Design ex2_1, start of the top module:
module ex2_1 (
	      input 		 clk, rst, validi,
	      input [31:0] 	 data_in,
	      output logic 	 valido, 
	      output logic [31:0] data_out
	      );
   enum 			 {S0, S1, S2} state, next;
   logic [31:0]  		 a1, a2, a3;
   logic [31:0]			 counter;
   always_ff @(posedge clk or posedge rst) begin
      if (rst) begin
	 data_out <= 32'b0;
	 valido <= 1'b0;
	 state = S0;
	 counter = 0;
	 a1 = 0;
	 a2 = 0;
	 a3 = 0;
      end
      else begin
	 case (state)
	   S0: begin
	      if (validi) 
		  	begin
		  		a1 = data_in;
		  		a2 += data_in;
		  		a3 *= data_in;
		  		data_out <= a2;
		 		if(counter > 2 && (counter % 3 == 0)) 
					begin
	 	 				valido <= 1'b1;
		 			end
		 		next = S1;
		 		counter += 1;
		  	end
		  else 
		  	begin
		 		next = S0;
		 		counter = 0;
				valido <= 1'b0;
	      	end
	   end
	   S1: begin
	      if (validi) 
		  	begin
		 		a1 *= data_in;
		 		a2 = data_in;
		 		a3 += data_in;
		 		data_out <= a3;
  ...
For scale: roughly 7900 cells after synthesis, ~170 flip-flops, roughly 68 I/O pins, ~0.060 mm² of cells after synthesis.
Settings: LEC_CHECK=0, ABC_AREA=1, CAP_MARGIN=15, CELL_PAD_IN_SITES_GLOBAL_PLACEMENT=0, CORE_MARGIN=2, CORE_UTILIZATION=72, CTS_CLUSTER_DIAMETER=214, HOLD_SLACK_MARGIN=-0.05, MIN_ROUTING_LAYER=met1, SLEW_MARGIN=20, TNS_END_PERCENT=85; clock period 8.13 ns.
run.sh (not shown) runs the stock make flow with config.mk's settings and CLKGATE_MAP_FILE=.
The first run produced a layout that fails on negative setup slack.
Edit:
ABC_AREA = not set   (was 1)
CAP_MARGIN = 20   (was 15)
CELL_PAD_IN_SITES_GLOBAL_PLACEMENT = not set   (was 0)
CORE_UTILIZATION = 40   (was 72)
CTS_CLUSTER_DIAMETER = not set   (was 214)
HOLD_SLACK_MARGIN = not set   (was -0.05)
MIN_ROUTING_LAYER = not set   (was met1)
TNS_END_PERCENT = not set   (was 85)
clock period = 9.8 ns   (was 8.13 ns; I/O delays follow)
Effect:
- With this change the flow passed the timing, DRC and antenna checks
- hold slack improved by 0.0049 ns
- critical path depth came out lower by 41
- design area shrinks by 5.6%
- routed wire length falls by 10%
- register-to-register slack gains 1.8 ns
- count of clock-buffer cells in the layout rises by 1
- sequential share of layout area rises by 0.36 points
- non-clock buffer count came out lower by 336


The RTL this note starts from:
==> flow/design.v <==
module ex2_1 (
	      input 		 clk, rst, validi,
	      input [31:0] 	 data_in,
	      output logic 	 valido, 
	      output logic [31:0] data_out
	      );
   enum 			 {S0, S1, S2} state, next;
   logic [31:0]  		 a1, a2, a3;
   logic [31:0]			 counter;
   always_ff @(posedge clk or posedge rst) begin
      if (rst) begin
	 data_out <= 32'b0;
	 valido <= 1'b0;
	 state = S0;
	 counter = 0;
	 a1 = 0;
	 a2 = 0;
	 a3 = 0;
      end
      else begin
	 case (state)
	   S0: begin
	      if (validi) 
		  	begin
		  		a1 = data_in;
		  		a2 += data_in;
		  		a3 *= data_in;
		  		data_out <= a2;
		 		if(counter > 2 && (counter % 3 == 0)) 
					begin
	 	 				valido <= 1'b1;
		 			end
		 		next = S1;
		 		counter += 1;
		  	end
		  else 
		  	begin
		 		next = S0;
		 		counter = 0;
				valido <= 1'b0;
	      	end
	   end
	   S1: begin
	      if (validi) 
		  	begin
		 		a1 *= data_in;
		 		a2 = data_in;
		 		a3 += data_in;
		 		data_out <= a3;
		 		if(counter > 2 && (counter % 3 == 1)) 
					begin
	 	 				valido <= 1'b1;
		 			end
		 		next = S2;
		 		counter += 1;
			end	      
		  else 
		  	begin
				next = S0;
				counter = 0;
				valido <= 1'b0;
		  	end
	   end
	   S2: begin
	      if (validi) 
		  	begin
		 		a1 += data_in;
		 		a2 *= data_in;
		 		a3 = data_in;
		 		data_out <= a1;
		 		if(counter % 3 == 2) 
					begin
		 				valido <= 1'b1;
		  			end
	      		next = S0;
		  		counter += 1;
			end
		  else 
		  	begin
				next = S0;
		 		counter = 0;
				valido <= 1'b0;
			end
	   end
	 endcase
	 state = next;
      end
   end
endmodule
make LEC_CHECK=0 CAP_MARGIN=20 CORE_MARGIN=2 CORE_UTILIZATION=72 CTS_CLUSTER_DIAMETER=353 CTS_CLUSTER_SIZE=79 MAX_ROUTING_LAYER=met4 SLEW_MARGIN=20 TNS_END_PERCENT=5 finish   # period 8.94 ns
The baseline ran to the end with violations: setup timing.
Edit:
==> flow/config.mk (replaced) <==
export PLATFORM = sky130hd
export DESIGN_NAME = ex2_1
export DESIGN_NICKNAME = ex2_1
export VERILOG_FILES = /design/flow/design.v
export SDC_FILE = /design/flow/constraint.sdc
export NUM_CORES = 4
export LEC_CHECK = 0
export CAP_MARGIN = 20
export CORE_MARGIN = 2
export CORE_UTILIZATION = 40
export SLEW_MARGIN = 20
==> flow/constraint.sdc (replaced) <==
create_clock -name core_clock -period 10.0 [get_ports {clk}]
set_input_delay 2.0000 -clock core_clock [delete_from_list [all_inputs] [get_ports {clk}]]
set_output_delay 2.0000 -clock core_clock [all_outputs]
set_load 0.01 [all_outputs]
Outcome: Now the flow completed with no timing, DRC or antenna violations. Clock skew climbs by 0.0074 ns. Register-to-register slack improves by 0.43 ns. Critical path depth drops by 3. Die area climbs by well over a third. Non-clock buffer count drops by 153. Hold slack improves by 0.0051 ns. Count of clock-buffer cells in the layout climbs by 1.
Edit:
--- a/flow/config.mk
+++ b/flow/config.mk
@@ -6,6 +6,13 @@
 export NUM_CORES = 4
 export LEC_CHECK = 0
-export CAP_MARGIN = 20
+export ABC_AREA = 1
+export CAP_MARGIN = 0
+export CELL_PAD_IN_SITES_DETAIL_PLACEMENT = 2
 export CORE_MARGIN = 2
 export CORE_UTILIZATION = 40
+export CTS_CLUSTER_SIZE = 12
+export GPL_ROUTABILITY_DRIVEN = 0
+export HOLD_SLACK_MARGIN = -0.01
+export MAX_ROUTING_LAYER = met4
 export SLEW_MARGIN = 20
+export TNS_END_PERCENT = 35
This time the run ended with an error in 5_1_grt on GRT-0232. Synthesized area is lower slightly. Die area goes down slightly. Synthesized cell count climbs by a little under a tenth.
Edit:
--- a/flow/config.mk
+++ b/flow/config.mk
@@ -8,5 +8,4 @@
 export ABC_AREA = 1
 export CAP_MARGIN = 0
-export CELL_PAD_IN_SITES_DETAIL_PLACEMENT = 2
 export CORE_MARGIN = 2
 export CORE_UTILIZATION = 40
@@ -14,5 +13,3 @@
 export GPL_ROUTABILITY_DRIVEN = 0
 export HOLD_SLACK_MARGIN = -0.01
-export MAX_ROUTING_LAYER = met4
 export SLEW_MARGIN = 20
-export TNS_END_PERCENT = 35
Result:
- With this change the flow finished with timing, DRC and antenna clean
- die size is unchanged
- area after synthesis is unchanged
- synthesized cell count is unchanged
Edit:
==> flow/config.mk (replaced) <==
export PLATFORM = sky130hd
export DESIGN_NAME = ex2_1
export DESIGN_NICKNAME = ex2_1
export VERILOG_FILES = /design/flow/design.v
export SDC_FILE = /design/flow/constraint.sdc
export NUM_CORES = 4
export LEC_CHECK = 0
export CAP_MARGIN = 20
export CORE_MARGIN = 2
export CORE_UTILIZATION = 14
export SLEW_MARGIN = 20
==> flow/constraint.sdc (replaced) <==
create_clock -name core_clock -period 13.6 [get_ports {clk}]
set_input_delay 2.7200 -clock core_clock [delete_from_list [all_inputs] [get_ports {clk}]]
set_output_delay 2.7200 -clock core_clock [all_outputs]
set_load 0.01 [all_outputs]
What happened: Routed wire length goes up by 1.9%; design area goes up by 6.5%; core utilization goes down by 27 points; worst setup slack improves by 0.76 ns; worst hold slack degrades by 0.0035 ns.
Edit:
--- a/flow/config.mk
+++ b/flow/config.mk
@@ -8,4 +8,6 @@
 export CAP_MARGIN = 20
 export CORE_MARGIN = 2
-export CORE_UTILIZATION = 14
+export CORE_UTILIZATION = 70
+export CTS_CLUSTER_SIZE = 32
+export MAX_ROUTING_LAYER = met4
 export SLEW_MARGIN = 20
==> flow/constraint.sdc (replaced) <==
create_clock -name core_clock -period 8.69 [get_ports {clk}]
set_input_delay 1.7380 -clock core_clock [delete_from_list [all_inputs] [get_ports {clk}]]
set_output_delay 1.7380 -clock core_clock [all_outputs]
set_load 0.01 [all_outputs]
=> The new run finished with setup timing left; cell count falls by a quarter to a third; setup slack is worse by 2.1 ns; critical path depth is higher by 2; final area goes up by a few percent.
